==> flow/design.v (excerpt) <==
module usb_top_level(
    input logic clk,
    input logic n_rst,
    input logic hsel,
    input logic [3:0] haddr,
    input logic [1:0] htrans,
    input logic  [1:0] hsize,
    input logic hwrite,
    input logic [31:0] hwdata,
    output logic [31:0] hrdata,
    output logic hresp,
    output logic hready,
    output logic d_mode,
    input logic d_plus_in,
    input logic d_minus_in,
    output logic d_plus_out,
    output logic d_minus_out,
    output logic [6:0] buffer_occupancy,
    output logic get_rx_data,
    output logic [3:0] tx_packet,
    output logic tx_transfer_active
);
For scale: ~5500 cells after synthesis, ~810 flip-flops, roughly 42000 um2 of cells after synthesis.
export LEC_CHECK = 0
export ABC_AREA = 1
export CAP_MARGIN = 20
export CORE_ASPECT_RATIO = 0.53
export CORE_MARGIN = 2
export CORE_UTILIZATION = 29
export GPL_TIMING_DRIVEN = 1
export MAX_ROUTING_LAYER = met4
export MIN_ROUTING_LAYER = met2
export PLACE_DENSITY_LB_ADDON = 0.17
export SLEW_MARGIN = 20
export TNS_END_PERCENT = 70
create_clock -name core_clock -period 4.02 [get_ports {clk}]
run.sh (not shown) runs the stock make flow with config.mk's settings and CLKGATE_MAP_FILE=.
The starting point aborted during global routing (GRT-0116).
==> next run, changes <==
ABC_AREA = unset   (was 1)
CORE_ASPECT_RATIO = unset   (was 0.53)
CORE_UTILIZATION = 53   (was 29)
GPL_TIMING_DRIVEN = unset   (was 1)
MAX_ROUTING_LAYER = unset   (was met4)
MIN_ROUTING_LAYER = unset   (was met2)
PLACE_DENSITY_LB_ADDON = unset   (was 0.17)
TNS_END_PERCENT = unset   (was 70)
clock period = 6.66 ns   (was 4.02 ns; I/O delays follow)
The new run finished with timing, DRC and antenna clean.
Synthesized cell count shrinks by 16%.
Synthesized area falls by 4.1%.
Die size goes down by 47%.

========
Starting RTL as in the previous note.
==> flow/config.mk <==
export PLATFORM = sky130hd
export DESIGN_NAME = usb_top_level
export DESIGN_NICKNAME = usb_top_level
export VERILOG_FILES = /design/flow/design.v
export SDC_FILE = /design/flow/constraint.sdc
export NUM_CORES = 4
export LEC_CHECK = 0
export ABC_AREA = 0
export CAP_MARGIN = 10
export CELL_PAD_IN_SITES_DETAIL_PLACEMENT = 2
export CORE_ASPECT_RATIO = 1.22
export CORE_MARGIN = 2
export CORE_UTILIZATION = 34
export CTS_CLUSTER_SIZE = 72
export GPL_ROUTABILITY_DRIVEN = 0
export GPL_TIMING_DRIVEN = 0
export MAX_ROUTING_LAYER = met4
export PLACE_DENSITY = 0.88
export SETUP_SLACK_MARGIN = 0.2
export SLEW_MARGIN = 30
==> flow/constraint.sdc <==
create_clock -name core_clock -period 8.44 [get_ports {clk}]
set_input_delay 1.6880 -clock core_clock [delete_from_list [all_inputs] [get_ports {clk}]]
set_output_delay 1.6880 -clock core_clock [all_outputs]
set_load 0.01 [all_outputs]
The starting point stopped in global routing (5_1_grt) on GRT-0116.
Then changed:
CAP_MARGIN = 40   (was 10)
CELL_PAD_IN_SITES_DETAIL_PLACEMENT = unset   (was 2)
CORE_UTILIZATION = 72   (was 34)
CTS_CLUSTER_SIZE = 20   (was 72)
GPL_ROUTABILITY_DRIVEN = 1   (was 0)
GPL_TIMING_DRIVEN = 1   (was 0)
MAX_ROUTING_LAYER = unset   (was met4)
PLACE_DENSITY = unset   (was 0.88)
PLACE_DENSITY_LB_ADDON = 0.25   (was unset)
clock period = 3.85 ns   (was 8.44 ns; I/O delays follow)
Result: The new run aborted during global routing (5_1_grt) with GRT-0116. Synthesized area does not change. Synthesized cell count does not change. Die area came out lower by 52%.
Then changed:
ABC_AREA = unset   (was 0)
CAP_MARGIN = 20   (was 40)
CORE_ASPECT_RATIO = unset   (was 1.22)
CORE_UTILIZATION = 61   (was 72)
CTS_CLUSTER_SIZE = unset   (was 20)
GPL_ROUTABILITY_DRIVEN = unset   (was 1)
GPL_TIMING_DRIVEN = unset   (was 1)
PLACE_DENSITY_LB_ADDON = unset   (was 0.25)
SETUP_SLACK_MARGIN = unset   (was 0.2)
SLEW_MARGIN = 20   (was 30)
clock period = 5.41 ns   (was 3.85 ns; I/O delays follow)
=>
- The new run ran to the end with no violations
- area after synthesis stays the same
- synthesized cell count stays the same
- die size increases by about a fifth
